==> v32 <==
Design alu_top, start of the top module:
module alu_top(clk, a, b, op, out, carry_out, over_flow, zero);
==> flow/config.mk <==
export PLATFORM = sky130hd
export DESIGN_NAME = alu_top
export DESIGN_NICKNAME = alu_top
export VERILOG_FILES = /design/flow/design.v
export SDC_FILE = /design/flow/constraint.sdc
export NUM_CORES = 4
export LEC_CHECK = 0
export ABC_AREA = 0
export CAP_MARGIN = 20
export CELL_PAD_IN_SITES_DETAIL_PLACEMENT = 0
export CELL_PAD_IN_SITES_GLOBAL_PLACEMENT = 3
export CORE_ASPECT_RATIO = 0.99
export CORE_MARGIN = 8
export CORE_UTILIZATION = 60
export CTS_CLUSTER_DIAMETER = 397
export CTS_CLUSTER_SIZE = 20
export GPL_ROUTABILITY_DRIVEN = 0
export MAX_ROUTING_LAYER = met4
export PLACE_DENSITY = 0.54
export SETUP_SLACK_MARGIN = 2.4
export SLEW_MARGIN = 20
export TNS_END_PERCENT = 50
==> flow/constraint.sdc <==
create_clock -name core_clock -period 11.3 [get_ports {clk}]
set_input_delay 2.2600 -clock core_clock [delete_from_list [all_inputs] [get_ports {clk}]]
set_output_delay 2.2600 -clock core_clock [all_outputs]
set_load 0.01 [all_outputs]
run.sh (not shown) runs the stock make flow with config.mk's settings and CLKGATE_MAP_FILE=.
==> inputs of v24, as changes to v32 <==
- ABC_AREA: 0 -> 1
- CAP_MARGIN: 20 -> 10
- CELL_PAD_IN_SITES_GLOBAL_PLACEMENT: 3 -> 0
- CORE_MARGIN: 8 -> 2
- CORE_UTILIZATION: 60 -> 72
- HOLD_SLACK_MARGIN: not set -> -0.08
- PLACE_DENSITY: 0.54 -> 0.67
- SETUP_SLACK_MARGIN: 2.4 -> -0.48
==> flow/constraint.sdc (replaced) <==
create_clock -name core_clock -period 7.07 [get_ports {clk}]
set_input_delay 1.4140 -clock core_clock [delete_from_list [all_inputs] [get_ports {clk}]]
set_output_delay 1.4140 -clock core_clock [all_outputs]
set_load 0.01 [all_outputs]
==> summary of the runs <==
- v32 died in global placement without I/O on GPL-0301. v24 finished with setup timing left.
- Between v24 and v32, the lower synthesized area is in v24 (gap about 3.4%, measured against v32).
- Synthesized cell count: v24 is higher than v32 (7.6%).
- Of v24 and v32, v32 has the higher die area (gap 35%, measured against v32).
==> figures <==
	v32	v24
Result of the run	stopped before the end	complete, but fails checks
Failing step	global placement without I/O	-
Reasons for failing layout checks	-	setup timing
Xor/xnor share of the synthesized area	0.0923	0.0955
Synthesized-area fraction occupied by ao, oa, aoi and oai cells	0.115	0.0470
Post-synth area from yosys stat	6170 um^2	5960 um^2
Mux contribution to synthesized area	0.0361	0
Placement Rows	37	33
Die Height	117 um	94.5 um
Starting Density	0.606	0.729
Count of mapped cells out of synthesis	641	690
Yosys stat cell total	641	690
Adder Area Share	0.241	0.249
Net count entering floorplan	808	857
Width of the die	118 um	95.4 um
Most frequent cell after synthesis	dfxtp_1	nand2_1
Simple-gate portion of the synthesized area	0.100	0.164
Proportion of netlist area held by the largest area contributor	0.341	0.353
Part of the Yosys area used for sequential elements	0.341	0.353
Placeable core area	10200 um^2	8180 um^2
Count of distinct cell types in the synthesized netlist	60	28
Mean Syn Cell Area	9.62 um^2	8.64 um^2
Die Area	13800 um^2	9020 um^2
Post-synthesis instance area	6170 um^2	5960 um^2

==> cedar <==
Starting RTL as in the previous note.
export LEC_CHECK = 0
export CAP_MARGIN = 10
export CELL_PAD_IN_SITES_DETAIL_PLACEMENT = 1
export CORE_ASPECT_RATIO = 1.53
export CORE_MARGIN = 2
export CORE_UTILIZATION = 40
export HOLD_SLACK_MARGIN = 0.18
export PLACE_DENSITY_LB_ADDON = 0.17
export SLEW_MARGIN = 25
export TNS_END_PERCENT = 80
create_clock -name core_clock -period 14.5 [get_ports {clk}]
==> raven (differences from cedar) <==
Settings changed: CAP_MARGIN 10 to 20, CELL_PAD_IN_SITES_DETAIL_PLACEMENT 1 to not set, CORE_ASPECT_RATIO 1.53 to not set, CORE_UTILIZATION 40 to 18, HOLD_SLACK_MARGIN 0.18 to not set, PLACE_DENSITY_LB_ADDON 0.17 to not set, SLEW_MARGIN 25 to 20, TNS_END_PERCENT 80 to not set.
==> flow/constraint.sdc (replaced) <==
create_clock -name core_clock -period 14.2 [get_ports {clk}]
set_input_delay 2.8400 -clock core_clock [delete_from_list [all_inputs] [get_ports {clk}]]
set_output_delay 2.8400 -clock core_clock [all_outputs]
set_load 0.01 [all_outputs]
==> zinc (differences from cedar) <==
Settings changed: CAP_MARGIN 10 to 20, CELL_PAD_IN_SITES_DETAIL_PLACEMENT 1 to not set, CORE_ASPECT_RATIO 1.53 to not set, CORE_UTILIZATION 40 to 61, HOLD_SLACK_MARGIN 0.18 to not set, PLACE_DENSITY_LB_ADDON 0.17 to not set, SLEW_MARGIN 25 to 20, TNS_END_PERCENT 80 to not set.
==> flow/constraint.sdc (replaced) <==
create_clock -name core_clock -period 7.16 [get_ports {clk}]
set_input_delay 1.4320 -clock core_clock [delete_from_list [all_inputs] [get_ports {clk}]]
set_output_delay 1.4320 -clock core_clock [all_outputs]
set_load 0.01 [all_outputs]
==> flow_summary.yaml <==
# flow metrics
min_path:
  holdCritStartpoint: "b_r[31]$_DFF_P_"
worst_setup_path:
  worstPathMaxFanout: 7
  cp_num_buf_inv: 3
  slowest_delay_ns: 0.53
drt:
  dr_wl_met3_um: 1140
die:
  tapCellCount: 133
job:
  tool_warnings: 65
power:
  sw_frac_of_total_pct: 35.5
  p_clk_share_pct: 16.3
run_status:
  failed_checks: "setup timing"
  status: "complete, but fails checks"
timing:
  worst_pin_slew_ns: 0.769
  slew_headroom_pct: 48.6
  setup_viol: 35
  finalClockSkew_ns: 0.0140
  fin_ws_ns: -6.27
final_layout:
  postLayoutCoreUtil_pct: 85.5
  area_share_nonclk_buffers_pct: 21.3
(the above is from zinc)
==> flow_summary.yaml <==
# flow metrics
final_layout:
  area_share_nonclk_buffers_pct: 16.2
  postLayoutCoreUtil_pct: 52.4
power:
  sw_frac_of_total_pct: 36.2
  p_clk_share_pct: 22.6
die:
  tapCellCount: 203
min_path:
  holdCritStartpoint: "a_r[12]$_DFF_P_"
run_status:
  status: "timing/DRC/antenna clean"
worst_setup_path:
  worstPathMaxFanout: 6
  cp_num_buf_inv: 5
  slowest_delay_ns: 0.41
job:
  tool_warnings: 60
timing:
  setup_viol: 0
  finalClockSkew_ns: 0.0103
  fin_ws_ns: 0.469
  worst_pin_slew_ns: 0.711
  slew_headroom_pct: 52.6
drt:
  dr_wl_met3_um: 668
(the above is from cedar)
==> flow_summary.yaml <==
# flow metrics
min_path:
  holdCritStartpoint: "alu_core.mux_structure.mux_command[2]$_SDFF_PN0_"
power:
  p_clk_share_pct: 23.3
timing:
  slew_headroom_pct: 40.5
  worst_pin_slew_ns: 0.892
  finalClockSkew_ns: 0.0119
  setup_viol: 0
drt:
  dr_wl_met3_um: 1380
worst_setup_path:
  cp_num_buf_inv: 4
  slowest_delay_ns: 0.49
run_status:
  status: "timing/DRC/antenna clean"
die:
  tapCellCount: 448
(the above is from raven)
Power is estimated from default activity; no workload was simulated.
